==> umber <==
## cpu
module cpu(
	input clk,rst,
	output [9:0] instr_Addr,
	input [15:0] instr,
	output reg [8:0] data_Addr,
	output reg [15:0] write_data,
	input [15:0] read_data,
	output write_enable
    );
make LEC_CHECK=0 ABC_AREA=1 CAP_MARGIN=20 CELL_PAD_IN_SITES_DETAIL_PLACEMENT=1 CORE_MARGIN=2 CORE_UTILIZATION=40 CTS_CLUSTER_DIAMETER=228 GPL_ROUTABILITY_DRIVEN=0 GPL_TIMING_DRIVEN=0 HOLD_SLACK_MARGIN=0.17 MAX_ROUTING_LAYER=met4 MIN_ROUTING_LAYER=met2 PLACE_DENSITY_LB_ADDON=0.12 SLEW_MARGIN=20 TNS_END_PERCENT=75 finish   # period 165.0 ns
run.sh (not shown) runs the stock make flow with config.mk's settings and CLKGATE_MAP_FILE=.
==> inputs of maple, as changes to umber <==
Settings changed: ABC_AREA 1 to default, CAP_MARGIN 20 to 15, CELL_PAD_IN_SITES_DETAIL_PLACEMENT 1 to default, CORE_ASPECT_RATIO from default to 1.2, CORE_UTILIZATION 40 to 58, CTS_CLUSTER_DIAMETER 228 to 153, GPL_ROUTABILITY_DRIVEN 0 to default, GPL_TIMING_DRIVEN 0 to 1, HOLD_SLACK_MARGIN 0.17 to default, MAX_ROUTING_LAYER met4 to default, MIN_ROUTING_LAYER met2 to met1, PLACE_DENSITY_LB_ADDON 0.12 to default, SETUP_SLACK_MARGIN from default to -1.34, TNS_END_PERCENT 75 to default.
==> flow/constraint.sdc (replaced) <==
create_clock -name core_clock -period 100.0 [get_ports {clk}]
set_input_delay 20.0000 -clock core_clock [delete_from_list [all_inputs] [get_ports {clk}]]
set_output_delay 20.0000 -clock core_clock [all_outputs]
set_load 0.01 [all_outputs]
==> results <==
Average cell area after synthesis: maple 7.40 sq um; umber 6.51 sq um
Count of instantiated cells in the yosys netlist: maple 10,400; umber 12,200
Post-synthesis share of cell area spent on full adders, half adders and majority gates: maple 0.298; umber 0.289
Die outline area: maple 135,000 sq um; umber 202,000 sq um
Fraction of the mapped netlist area in simple logic gates: maple 0.229; umber 0.299
Area fraction in xor and xnor cells: maple 0.0672; umber 0.0675
Fraction of synthesized area in multiplexers: maple 0.0412; umber 0.000773
FP Rows: maple 146; umber 163
Outcome: maple complete, but fails checks; umber stopped before the end
Stage where the flow stopped: maple -; umber global routing
Reasons for failing layout checks: maple negative setup slack; umber -
Core area: maple 132,000 sq um; umber 197,000 sq um
Post-synthesis instance area: maple 76,900 sq um; umber 79,400 sq um
Compound-Gate Fraction of Synth Area: maple 0.224; umber 0.153
Cell Type Count: maple 135; umber 99
Y dimension of the die: maple 403 um; umber 449 um

* * *

==> run a <==
Starting RTL as in the previous note.
==> flow/config.mk <==
export PLATFORM = sky130hd
export DESIGN_NAME = cpu
export DESIGN_NICKNAME = cpu
export VERILOG_FILES = /design/flow/design.v
export SDC_FILE = /design/flow/constraint.sdc
export NUM_CORES = 4
export LEC_CHECK = 0
export CAP_MARGIN = 20
export CORE_MARGIN = 2
export CORE_UTILIZATION = 67
export HOLD_SLACK_MARGIN = 0.3
export MAX_ROUTING_LAYER = met4
export SLEW_MARGIN = 20
export TNS_END_PERCENT = 5
==> flow/constraint.sdc <==
create_clock -name core_clock -period 154.0 [get_ports {clk}]
set_input_delay 30.8000 -clock core_clock [delete_from_list [all_inputs] [get_ports {clk}]]
set_output_delay 30.8000 -clock core_clock [all_outputs]
set_load 0.01 [all_outputs]
==> inputs of run b, as changes to run a <==
ABC_AREA = 1   (was not set)
CORE_UTILIZATION = 57   (was 67)
CTS_CLUSTER_DIAMETER = 225   (was not set)
CTS_CLUSTER_SIZE = 98   (was not set)
HOLD_SLACK_MARGIN = not set   (was 0.3)
MAX_ROUTING_LAYER = not set   (was met4)
PLACE_DENSITY_LB_ADDON = 0.0   (was not set)
TNS_END_PERCENT = not set   (was 5)
==> flow/constraint.sdc (replaced) <==
create_clock -name core_clock -period 114.0 [get_ports {clk}]
set_input_delay 22.8000 -clock core_clock [delete_from_list [all_inputs] [get_ports {clk}]]
set_output_delay 22.8000 -clock core_clock [all_outputs]
set_load 0.01 [all_outputs]
==> notes <==
- Run b failed in global routing (5_1_grt). Run a stopped in global routing (5_1_grt) with GRT-0232.
- Against run a, the die area of run b is larger by about 20%.
- In run b the area after synthesis is higher than in run a, by 3.2%.
- Between run a and run b, the lower synthesized cell count is in run a (gap about 15%, measured against run b).

* * *

==> inputs of 12-19 <==
Starting RTL as in the previous note.
make LEC_CHECK=0 CAP_MARGIN=15 CORE_ASPECT_RATIO=1.2 CORE_MARGIN=2 CORE_UTILIZATION=23 CTS_CLUSTER_DIAMETER=153 GPL_TIMING_DRIVEN=1 MIN_ROUTING_LAYER=met1 PLACE_DENSITY_LB_ADDON=0.11 SETUP_SLACK_MARGIN=2.08 SLEW_MARGIN=20 finish   # period 164.0 ns
==> 12-17 (differences from 12-19) <==
- CORE_UTILIZATION: 23 -> 72
- CTS_CLUSTER_DIAMETER: 153 -> 45
- PLACE_DENSITY_LB_ADDON: 0.11 -> 0.25
- SETUP_SLACK_MARGIN: 2.08 -> -1.34
- TNS_END_PERCENT: unset -> 5
==> flow/constraint.sdc (replaced) <==
create_clock -name core_clock -period 110.0 [get_ports {clk}]
set_input_delay 22.0000 -clock core_clock [delete_from_list [all_inputs] [get_ports {clk}]]
set_output_delay 22.0000 -clock core_clock [all_outputs]
set_load 0.01 [all_outputs]
==> 01-16 (differences from 12-19) <==
- ABC_AREA: unset -> 1
- CAP_MARGIN: 15 -> 20
- CORE_ASPECT_RATIO: 1.2 -> unset
- CORE_UTILIZATION: 23 -> 57
- CTS_CLUSTER_DIAMETER: 153 -> unset
- GPL_TIMING_DRIVEN: 1 -> unset
- MIN_ROUTING_LAYER: met1 -> unset
- PLACE_DENSITY_LB_ADDON: 0.11 -> 0.0
- SETUP_SLACK_MARGIN: 2.08 -> unset
==> flow/constraint.sdc (replaced) <==
create_clock -name core_clock -period 237.0 [get_ports {clk}]
set_input_delay 47.4000 -clock core_clock [delete_from_list [all_inputs] [get_ports {clk}]]
set_output_delay 47.4000 -clock core_clock [all_outputs]
set_load 0.01 [all_outputs]
==> flow_summary_export.csv <==
group,metric,value,unit
clock_tree,cts_tree,"done",
final_layout,ff_latch_area,4888,µm²
global_routing,met2_usage,67.52,%
critical_path,worst_setup_path_start_kind,"primary input",
synthesis,fp_nets,13630,
run_status,status,"no timing/DRC/antenna violations",
synthesis,syn_inst,12190,
global_routing,grt_pass1_vias,82700,
synthesis,yosys_area,79360,µm²
final_layout,post_layout_nonfiller_instances,13850,
route,drc,0,
route,num_vias,85160,
route,ant_nets,0,
route,finalWirelength,322400,µm
final_layout,nonClkBufAreaFrac,2.208,%
That was 01-16.
==> flow_summary_export.csv <==
group,metric,value,unit
run_status,error,"[ERROR GRT-0116] Global routing finished with congestion. Check the congestion regions in the DRC Viewer.",
clock_tree,cts_sinks,244,
run_status,lastStage,"global routing (5_1_grt)",
synthesis,ys_sh_aoi,22.42,%
synthesis,syn_inst,10380,
synthesis,yosys_cells,10380,
run_status,status,"aborted with a tool error",
synthesis,synth-xor-area-share,6.719,%
synthesis,ys_warn_count,9,
clock_tree,cts_max_level,1,
synthesis,fp_nets,11810,
global_routing,met2_usage,122.9,%
synthesis,synth.avg_cell_area,7.404,µm²
clock_tree,cts_buffer_depth,3,
synthesis,synth_top_area_share,18.91,%
clock_tree,cts_resized,205,
synthesis,yosys_area,76870,µm²
That was 12-17.
==> flow_summary_export.csv <==
group,metric,value,unit
route,ant_nets,0,
final_layout,post_layout_nonfiller_instances,15550,
route,finalWirelength,399700,µm
synthesis,fp_nets,11810,
synthesis,syn_inst,10380,
global_routing,met2_usage,39.60,%
route,num_vias,80890,
run_status,status,"no timing/DRC/antenna violations",
That was 12-19.

* * *

==> 05-26 <==
Starting RTL as in the previous note.
make LEC_CHECK=0 CAP_MARGIN=15 CORE_ASPECT_RATIO=1.2 CORE_MARGIN=2 CORE_UTILIZATION=72 CTS_CLUSTER_DIAMETER=45 CTS_CLUSTER_SIZE=33 GPL_TIMING_DRIVEN=1 MIN_ROUTING_LAYER=met1 SETUP_SLACK_MARGIN=-1.34 SLEW_MARGIN=20 TNS_END_PERCENT=5 finish   # period 110.0 ns
==> 02-02: changes against 05-26 <==
- CAP_MARGIN: 15 -> 20
- CORE_ASPECT_RATIO: 1.2 -> not set
- CORE_UTILIZATION: 72 -> 58
- CTS_CLUSTER_DIAMETER: 45 -> not set
- CTS_CLUSTER_SIZE: 33 -> not set
- GPL_TIMING_DRIVEN: 1 -> not set
- MIN_ROUTING_LAYER: met1 -> not set
- SETUP_SLACK_MARGIN: -1.34 -> not set
- TNS_END_PERCENT: 5 -> not set
==> flow/constraint.sdc (replaced) <==
create_clock -name core_clock -period 135.0 [get_ports {clk}]
set_input_delay 27.0000 -clock core_clock [delete_from_list [all_inputs] [get_ports {clk}]]
set_output_delay 27.0000 -clock core_clock [all_outputs]
set_load 0.01 [all_outputs]
==> 01-18: changes against 05-26 <==
- CAP_MARGIN: 15 -> 20
- CORE_ASPECT_RATIO: 1.2 -> not set
- CORE_UTILIZATION: 72 -> 58
- CTS_CLUSTER_DIAMETER: 45 -> not set
- CTS_CLUSTER_SIZE: 33 -> not set
- GPL_TIMING_DRIVEN: 1 -> not set
- MIN_ROUTING_LAYER: met1 -> not set
- SETUP_SLACK_MARGIN: -1.34 -> not set
==> flow/constraint.sdc (replaced) <==
create_clock -name core_clock -period 157.0 [get_ports {clk}]
set_input_delay 31.4000 -clock core_clock [delete_from_list [all_inputs] [get_ports {clk}]]
set_output_delay 31.4000 -clock core_clock [all_outputs]
set_load 0.01 [all_outputs]
==> 11-07: changes against 05-26 <==
- ABC_AREA: not set -> 1
- CAP_MARGIN: 15 -> 5
- CORE_ASPECT_RATIO: 1.2 -> 1.17
- CORE_UTILIZATION: 72 -> 65
- CTS_CLUSTER_DIAMETER: 45 -> 304
- CTS_CLUSTER_SIZE: 33 -> 95
- GPL_TIMING_DRIVEN: 1 -> not set
- MIN_ROUTING_LAYER: met1 -> not set
- PLACE_DENSITY: not set -> 0.38
- SETUP_SLACK_MARGIN: -1.34 -> not set
- TNS_END_PERCENT: 5 -> 10
==> flow/constraint.sdc (replaced) <==
create_clock -name core_clock -period 111.0 [get_ports {clk}]
set_input_delay 22.2000 -clock core_clock [delete_from_list [all_inputs] [get_ports {clk}]]
set_output_delay 22.2000 -clock core_clock [all_outputs]
set_load 0.01 [all_outputs]
==> results <==
- 02-02 stopped in global routing (ODB-0269). 11-07 stopped in global routing. 05-26 failed in global routing. 01-18 completed and failed the layout checks on setup timing.
- In synthesized cell count, 02-02 and 01-18 do not differ.
- Area after synthesis is the same in 05-26 and 02-02.
- Against 11-07, the die area of 02-02 is larger by 8.5%.
==> figures <==
                                                                           01-18                   11-07                   02-02                   05-26
Number of buffers created by CTS                                              24                       6                      28                      21
Number of standard cells after synthesis                                   10380                   12190                   10380                   10380
Cell count after placement                                                 12590                   15420                   13570                   13330
Pre-placement core utilization                                            58.47%                  65.57%                  58.47%                  72.49%
Core area                                                             0.1315 mm2              0.1210 mm2              0.1315 mm2              0.1060 mm2
Mux share                                                                 4.121%                0.07725%                  4.121%                  4.121%
Floorplan row count                                                          133                     138                     133                     131
Aoi/oai-family share of the synthesized area                              22.42%                  15.26%                  22.42%                  22.42%
Syn Area/Cell                                                          7.404 um2               6.508 um2               7.404 um2               7.404 um2
Run status                                            complete, but fails checks  stopped before the end  stopped before the end  stopped before the end
Stage where the flow stopped                                                   -          global routing          global routing          global routing
Reasons for failing layout checks                                   setup timing                       -                       -                       -
Post-DP Area                                                         0.08591 mm2             0.09563 mm2             0.09356 mm2             0.09370 mm2
Chip area                                                             0.1355 mm2              0.1249 mm2              0.1355 mm2              0.1094 mm2
Fraction of the yosys area taken by sequential cells                      6.354%                  6.155%                  6.354%                  6.354%
Mapped Area                                                          0.07687 mm2             0.07936 mm2             0.07687 mm2             0.07687 mm2
Chip height                                                             368.1 um                382.0 um                368.1 um                361.9 um
